Setup of build 62:
## cordic_oscillator
module cordic_oscillator #(
    parameter SFIXED_WIDTH = 32,            
    parameter CORDIC_WIDTH = 16,            
    parameter SFIXED_TWO_PI = 32'h6487ED51,          
    parameter SFIXED_ZERO   = 32'd0,
    parameter CORDIC_GAIN   = 16'h26DD           
	 )(
    input  wire                      clk,
    input  wire                      rst,
    input  wire                      ce,
    input  wire signed [SFIXED_WIDTH-1:0] tuning_word,
    output wire signed [CORDIC_WIDTH-1:0] sin_out,
    output wire signed [CORDIC_WIDTH-1:0] cos_out,
    output wire                      valid_out
);
    reg signed [SFIXED_WIDTH-1:0] phase_acc;
    reg signed [SFIXED_WIDTH-1:0] next_phase;
    localparam signed [SFIXED_WIDTH-1:0] TWO_PI_S = SFIXED_TWO_PI;
    always @(posedge clk) begin
        if (rst) begin
            phase_acc <= {SFIXED_WIDTH{1'b0}};
        end
		  else if (ce) begin
            next_phase = phase_acc + tuning_word;
            if (next_phase >= TWO_PI_S)
                phase_acc <= next_phase - TWO_PI_S;
            else if (next_phase < 0)
                phase_acc <= next_phase + TWO_PI_S;
            else
                phase_acc <= next_phase;
        end
  ...
For scale: ~7900 cells after synthesis, ~69000 sq um of cells after synthesis.
clock: 2.66 ns
lec_check: 0
cap_margin: 20
core_margin: 2
core_utilization: 70
cts_cluster_diameter: 268
cts_cluster_size: 35
slew_margin: 20
run.sh (not shown) runs the stock make flow with config.mk's settings and CLKGATE_MAP_FILE=.
What ended build 62 was a tool error in clock tree synthesis; the run never finished.
Inputs modified between build 62 and build 93:
- CORE_UTILIZATION: 70 -> 26
- CTS_CLUSTER_SIZE: 35 -> unset
- CTS_CLUSTER_DIAMETER: 268 -> unset
- the clock period (ns, I/O delays scaled along): 2.66 -> 6.56
==> results <==
Build 93 closes out successfully: all stages finished, all timing, DRC and antenna checks passed.
Post-synthesis cell count: build 93 vs build 62 identical
Build 93 vs. build 62: fraction of the core area occupied by cells at floorplan fell by 45 points, XOR/XNOR share of the synthesized area stayed essentially flat.
Measured against each other, build 62 and build 93 differ in horizontal die dimension, the lower figure coming from build 62.
Sum of net half-perimeters after detailed placement ends up higher on build 62.
Reported for build 62 and build 93, number of nets at floorplan turned out identical to the last digit.
> inputs changed (build 93 -> build 30)
- changing CORE_UTILIZATION from 26 to 70
- setting SETUP_SLACK_MARGIN to -0.33 for the first time
- setting CTS_CLUSTER_DIAMETER to 351 for the first time
- changing the clock period (ns, I/O delays scaled along) from 6.56 to 3.47
==> results <==
The flow for build 30 finished, though final verification flagged negative setup slack. Relative to build 93, the routed wire length of build 30 is higher by 50%. Compared with build 93, build 30 shows final period utilization higher by 40 points. Build 30: sum of net half-perimeters after detailed placement is about 23% higher than what build 93 reported. Build 30 vs. build 93: final core area utilization went up by 59 points.
Here is what was changed in the inputs of build 20 compared with build 30.
- removing SETUP_SLACK_MARGIN (formerly -0.33)
- changing CORE_UTILIZATION from 70 to 66
- removing CTS_CLUSTER_DIAMETER (formerly 351)
- changing the clock period (ns, I/O delays scaled along) from 3.47 to 4.25
--- outcome ---
Launch point of the critical path = cordic_inst.y_pipe[15][15]$_DFF_P_: build 30; launch point of the critical path = cordic_inst.x_pipe[7][7]$_DFF_P_: build 20
Count of inserted tapcells grows by a little under 10% when moving from build 30 to build 20.
Comparing build 20 and build 30, the higher overall global routing resource usage is on build 30.
Going from build 30 to build 20, post-layout instance area lower; floorplan die height increased by about 3% relative to the old numbers.
Overall routed net length (build 20 / build 30): 0.75
Build 20 did not stop at any stage, and its layout met the timing, design-rule and antenna checks.
Critical path's largest stage delay ended up 0.17 ns lower on build 20 than on build 30.
Taking build 30 as the reference point, the floorplan die width of build 20 rises by about 3%.

* * *

Starting RTL as in the previous note.
clock: 8.41 ns
lec_check: 0
abc_area: 1
cap_margin: 20
cell_pad_in_sites_global_placement: 1
core_margin: 2
core_utilization: 36
cts_cluster_diameter: 125
gpl_routability_driven: 1
gpl_timing_driven: 0
max_routing_layer: met4
place_density_lb_addon: 0.21
setup_slack_margin: 0.7
slew_margin: 20
Change:
- ABC_AREA: 1 -> default
- CELL_PAD_IN_SITES_GLOBAL_PLACEMENT: 1 -> default
- CORE_UTILIZATION: 36 -> 71
- CTS_CLUSTER_DIAMETER: 125 -> 29
- CTS_CLUSTER_SIZE: default -> 36
- GPL_TIMING_DRIVEN: 0 -> default
- MAX_ROUTING_LAYER: met4 -> default
- PLACE_DENSITY_LB_ADDON: 0.21 -> default
- SETUP_SLACK_MARGIN: 0.7 -> 0.6
- clock period: 8.41 -> 3.99 ns (I/O delays scaled with it)
The new run stopped in 5_1_grt.
Area after synthesis came out lower by 2.2%.
Die area is lower by about 50%.
Synthesized cell count decreases by 14%.
Change:
- CORE_UTILIZATION: 71 -> 40
- CTS_CLUSTER_DIAMETER: 29 -> default
- CTS_CLUSTER_SIZE: 36 -> default
- GPL_ROUTABILITY_DRIVEN: 1 -> default
- SETUP_SLACK_MARGIN: 0.6 -> default
- clock period: 3.99 -> 5.5 ns (I/O delays scaled with it)
After rerunning: With this change the flow completed without violations; die area is higher by well over a third; synthesized cell count stays the same; area after synthesis does not change.

* * *

The RTL this note starts from:
==> flow/design.v <==
module cordic_pipelined #(
    parameter MODE                    = 0,      
    parameter STAGES                  = 16,
    parameter CORDIC_WIDTH            = 16,
    parameter CORDIC_INTERNAL_WIDTH   = 20,
    parameter SFIXED_ZERO             = 32'd0,
    parameter SFIXED_PI               = 32'h3243F6A8,
    parameter SFIXED_PI_OVER_2        = 32'h1921FB54,
    parameter SFIXED_TWO_PI           = 32'h6487ED51
)(
    input  wire                                clk,
    input  wire                                rst,
    input  wire                                valid_in,
    input  wire  signed [CORDIC_WIDTH-1:0]      x_in,
    input  wire  signed [CORDIC_WIDTH-1:0]      y_in,
    input  wire  signed [CORDIC_INTERNAL_WIDTH-1:0] z_in,
    output reg                                 valid_out,
    output wire signed [CORDIC_WIDTH-1:0]      x_out,
    output wire signed [CORDIC_WIDTH-1:0]      y_out,
    output wire signed [CORDIC_WIDTH-1:0]      z_out
);
    wire signed [31:0] ANGLES [0:31];
    assign ANGLES[0]  = 32'h0000C90F;
    assign ANGLES[1]  = 32'h000076B1;
    assign ANGLES[2]  = 32'h00003EB6;
    assign ANGLES[3]  = 32'h00001FD5;
    assign ANGLES[4]  = 32'h00000FFA;
	 assign ANGLES[5]  = 32'h000007FF;
    assign ANGLES[6]  = 32'h000003FF;
    assign ANGLES[7]  = 32'h000001FF;
    assign ANGLES[8]  = 32'h000000FF;
    assign ANGLES[9]  = 32'h0000007F;
    assign ANGLES[10] = 32'h0000003F;
    assign ANGLES[11] = 32'h0000001F;
	  assign ANGLES[12] = 32'h0000000F;
    assign ANGLES[13] = 32'h00000007;
    assign ANGLES[14] = 32'h00000003;
    assign ANGLES[15] = 32'h00000001;
    assign ANGLES[16] = 32'h00000000;
    assign ANGLES[17] = 32'h00000000;
    assign ANGLES[18] = 32'h00000000;
	  assign ANGLES[19] = 32'h00000000;
    assign ANGLES[20] = 32'h00000000;
    assign ANGLES[21] = 32'h00000000;
    assign ANGLES[22] = 32'h00000000;
    assign ANGLES[23] = 32'h00000000;
    assign ANGLES[24] = 32'h00000000;
    assign ANGLES[25] = 32'h00000000;
    assign ANGLES[26] = 32'h00000000;
    assign ANGLES[27] = 32'h00000000;
	  assign ANGLES[28] = 32'h00000000;
    assign ANGLES[29] = 32'h00000000;
    assign ANGLES[30] = 32'h00000000;
    assign ANGLES[31] = 32'h00000000;
	  reg signed [CORDIC_INTERNAL_WIDTH-1:0] x_pipe [0:STAGES];
    reg signed [CORDIC_INTERNAL_WIDTH-1:0] y_pipe [0:STAGES];
    reg signed [CORDIC_INTERNAL_WIDTH-1:0] z_pipe [0:STAGES];
    reg [1:0]  quadrant_stages [0:STAGES];
    reg        valid_pipe      [0:STAGES];
    reg signed [CORDIC_INTERNAL_WIDTH-1:0] x_corrected,y_corrected,z_wrapped;
    localparam [31:0] PI_SH         = SFIXED_PI        >> 12;
    localparam [31:0] PI_OVER_2_SH  = SFIXED_PI_OVER_2 >> 12;
    localparam [31:0] TWO_PI_SH     = SFIXED_TWO_PI    >> 12;
    localparam signed [CORDIC_INTERNAL_WIDTH-1:0] Z_ZERO      = 0;
    localparam signed [CORDIC_INTERNAL_WIDTH-1:0] Z_PI        = PI_SH[CORDIC_INTERNAL_WIDTH-1:0];
    localparam signed [CORDIC_INTERNAL_WIDTH-1:0] Z_PI_OVER_2 = PI_OVER_2_SH[CORDIC_INTERNAL_WIDTH-1:0];
    localparam signed [CORDIC_INTERNAL_WIDTH-1:0] Z_TWO_PI    = TWO_PI_SH[CORDIC_INTERNAL_WIDTH-1:0];
    always @(posedge clk) begin
      if (rst) begin
         x_pipe[0] <= 0; y_pipe[0] <= 0; z_pipe[0] <= 0;
         quadrant_stages[0] <= 2'b00;
         valid_pipe[0] <= 0;
      end else begin
         z_wrapped = z_in;
         if (z_wrapped >  Z_PI)   z_wrapped =  z_wrapped-Z_TWO_PI;
         else if (z_wrapped <= -Z_PI) z_wrapped =  z_wrapped+Z_TWO_PI;
         if((z_wrapped>=Z_ZERO)&&(z_wrapped<=Z_PI_OVER_2)) begin
            quadrant_stages[0]<=2'b00;  z_pipe[0]<=z_wrapped;
         end
			else if((z_wrapped>Z_PI_OVER_2)&&((z_wrapped<=Z_PI)||(z_wrapped>= -Z_PI_OVER_2))) begin
            quadrant_stages[0]<=2'b01;  z_pipe[0]<=Z_PI-z_wrapped;
         end
         else if((z_wrapped<Z_ZERO)&&(z_wrapped>=-Z_PI_OVER_2)) begin
            quadrant_stages[0]<=2'b11;  z_pipe[0]<= -z_wrapped;
         end
			else begin
            quadrant_stages[0]<=2'b10;  z_pipe[0]<= -(Z_PI+z_wrapped);
         end
         x_pipe[0] <= {{(CORDIC_INTERNAL_WIDTH-CORDIC_WIDTH){x_in[CORDIC_WIDTH-1]}},x_in};
         y_pipe[0] <= {{(CORDIC_INTERNAL_WIDTH-CORDIC_WIDTH){y_in[CORDIC_WIDTH-1]}},y_in};
         valid_pipe[0] <= valid_in;
      end
   end
   genvar i;
   generate
      for (i=0; i<STAGES; i=i+1) begin : STAGES_GEN
         reg signed [CORDIC_INTERNAL_WIDTH-1:0] angle, dx, dy;
         reg sigma;
         always @(posedge clk) begin
           angle = ANGLES[i];
           sigma = (MODE==0) ? z_pipe[i][CORDIC_INTERNAL_WIDTH-1] : y_pipe[i][CORDIC_INTERNAL_WIDTH-1];
            dx    = (y_pipe[i] >>> i);
            dy    = (x_pipe[i] >>> i);
            if (sigma==0) begin
               x_pipe[i+1] <= x_pipe[i] - dx;
               y_pipe[i+1] <= y_pipe[i] + dy;
               z_pipe[i+1] <= z_pipe[i] - angle;
            end else begin
              x_pipe[i+1] <= x_pipe[i] + dx;
               y_pipe[i+1] <= y_pipe[i] - dy;
               z_pipe[i+1] <= z_pipe[i] + angle;
            end
            valid_pipe[i+1]      <= rst ? 1'b0 : valid_pipe[i];
            quadrant_stages[i+1] <= quadrant_stages[i];
         end
      end
   endgenerate
	 always @(posedge clk) begin
      case(quadrant_stages[STAGES])
         2'b00:  begin x_corrected <=  x_pipe[STAGES]; y_corrected <= y_pipe[STAGES]; end
         2'b11:  begin x_corrected <=  x_pipe[STAGES]; y_corrected <= -y_pipe[STAGES];end
         default:begin x_corrected <= -x_pipe[STAGES]; y_corrected <=  y_pipe[STAGES];end
      endcase
      valid_out <= rst ? 1'b0 : valid_pipe[STAGES];
   end
   assign x_out = x_corrected[CORDIC_WIDTH-1:0];
   assign y_out = y_corrected[CORDIC_WIDTH-1:0];
   assign z_out = z_pipe[STAGES][CORDIC_WIDTH-1:0];
endmodule
module cordic_oscillator #(
    parameter SFIXED_WIDTH = 32,            
    parameter CORDIC_WIDTH = 16,            
    parameter SFIXED_TWO_PI = 32'h6487ED51,          
    parameter SFIXED_ZERO   = 32'd0,
    parameter CORDIC_GAIN   = 16'h26DD           
	 )(
    input  wire                      clk,
    input  wire                      rst,
    input  wire                      ce,
    input  wire signed [SFIXED_WIDTH-1:0] tuning_word,
    output wire signed [CORDIC_WIDTH-1:0] sin_out,
    output wire signed [CORDIC_WIDTH-1:0] cos_out,
    output wire                      valid_out
);
    reg signed [SFIXED_WIDTH-1:0] phase_acc;
    reg signed [SFIXED_WIDTH-1:0] next_phase;
    localparam signed [SFIXED_WIDTH-1:0] TWO_PI_S = SFIXED_TWO_PI;
    always @(posedge clk) begin
        if (rst) begin
            phase_acc <= {SFIXED_WIDTH{1'b0}};
        end
		  else if (ce) begin
            next_phase = phase_acc + tuning_word;
            if (next_phase >= TWO_PI_S)
                phase_acc <= next_phase - TWO_PI_S;
            else if (next_phase < 0)
                phase_acc <= next_phase + TWO_PI_S;
            else
                phase_acc <= next_phase;
        end
    end
    wire signed [CORDIC_WIDTH-1:0] x_fixed  = CORDIC_GAIN;   
    wire signed [CORDIC_WIDTH-1:0] y_fixed  = {CORDIC_WIDTH{1'b0}};
    wire signed [CORDIC_WIDTH-1:0] x_out;
    wire signed [CORDIC_WIDTH-1:0] y_out;
    wire        valid_pipe;
	 cordic_pipelined cordic_inst (
        .clk       (clk),
        .rst       (rst),
        .x_in      (x_fixed),
        .y_in      (y_fixed),
        .z_in      (phase_acc[31:12]),
        .x_out     (x_out),
        .y_out     (y_out),
        .z_out     (),           
        .valid_in  (1'b1),
        .valid_out (valid_pipe)
    );
    assign sin_out   = y_out;
    assign cos_out   = x_out;
    assign valid_out = valid_pipe;
endmodule
export LEC_CHECK = 0
export CAP_MARGIN = 20
export CORE_MARGIN = 2
export CORE_UTILIZATION = 72
export CTS_CLUSTER_SIZE = 46
export SETUP_SLACK_MARGIN = -0.26
export SLEW_MARGIN = 20
create_clock -name core_clock -period 3.36 [get_ports {clk}]
The starting point did not get past global routing (5_1_grt).
Rerun with:
Settings changed: ABC_AREA from default to 1, CAP_MARGIN 20 to 0, CTS_CLUSTER_SIZE 46 to default, PLACE_DENSITY from default to 0.65, SETUP_SLACK_MARGIN -0.26 to default.
Clock period 3.36 ns to 3.73 ns, I/O delays scaled along.
With this change the flow completed, yet does not pass: negative setup slack.
Die size is higher by 2.2%.
Area after synthesis rose by 2.2%.
Synthesized cell count came out higher by 17%.
Rerun with:
Settings changed: ABC_AREA 1 to default, CAP_MARGIN 0 to 20, CORE_UTILIZATION 72 to 70, CTS_CLUSTER_DIAMETER from default to 268, CTS_CLUSTER_SIZE from default to 35, PLACE_DENSITY 0.65 to default, TNS_END_PERCENT from default to 70.
Clock period 3.73 ns to 2.62 ns, I/O delays scaled along.
After rerunning:
- The changed run stopped in clock tree synthesis (4_1_cts) (DPL-0038)
- synthesized cell count went down by 14%
- synthesized area is lower by 2.2%
- die size came out higher by 0.62%
Rerun with:
Settings changed: CTS_CLUSTER_DIAMETER 268 to 53, CTS_CLUSTER_SIZE 35 to 44, SETUP_SLACK_MARGIN from default to 0.99, TNS_END_PERCENT 70 to default.
Clock period 2.62 ns to 3.42 ns, I/O delays scaled along.
Result: The changed run failed in global routing (5_1_grt); die size does not change; area after synthesis stays the same; synthesized cell count is unchanged.
Rerun with:
Settings changed: ABC_AREA from default to 1, CAP_MARGIN 20 to 0, CORE_UTILIZATION 70 to 72, CTS_CLUSTER_DIAMETER 53 to default, CTS_CLUSTER_SIZE 44 to default, PLACE_DENSITY from default to 0.8, SETUP_SLACK_MARGIN 0.99 to default.
Clock period 3.42 ns to 3.73 ns, I/O delays scaled along.
With this change the flow finished but fails on negative setup slack.
Die area drops by 0.62%.
Area after synthesis climbs by 2.2%.
Synthesized cell count climbs by about 17%.

* * *

// cordic_oscillator: RTL as listed in full above, without the edits since
clock: 5.5 ns
lec_check: 0
abc_area: 1
cap_margin: 20
cell_pad_in_sites_global_placement: 0
core_aspect_ratio: 1.69
core_margin: 2
core_utilization: 40
cts_cluster_size: 95
gpl_routability_driven: 0
gpl_timing_driven: 0
max_routing_layer: met4
min_routing_layer: met1
slew_margin: 10
Then changed:
==> flow/config.mk (replaced) <==
export PLATFORM = sky130hd
export DESIGN_NAME = cordic_oscillator
export DESIGN_NICKNAME = cordic_oscillator
export VERILOG_FILES = /design/flow/design.v
export SDC_FILE = /design/flow/constraint.sdc
export NUM_CORES = 4
export LEC_CHECK = 0
export CAP_MARGIN = 20
export CORE_MARGIN = 2
export CORE_UTILIZATION = 70
export CTS_CLUSTER_SIZE = 36
export SETUP_SLACK_MARGIN = -0.33
export SLEW_MARGIN = 20
==> flow/constraint.sdc (replaced) <==
create_clock -name core_clock -period 3.33 [get_ports {clk}]
set_input_delay 0.6660 -clock core_clock [delete_from_list [all_inputs] [get_ports {clk}]]
set_output_delay 0.6660 -clock core_clock [all_outputs]
set_load 0.01 [all_outputs]
Result:
- The changed run did not get past global routing
- synthesized cell count shrinks by 14%
- area after synthesis shrinks by 2.2%
- die area shrinks by 44%
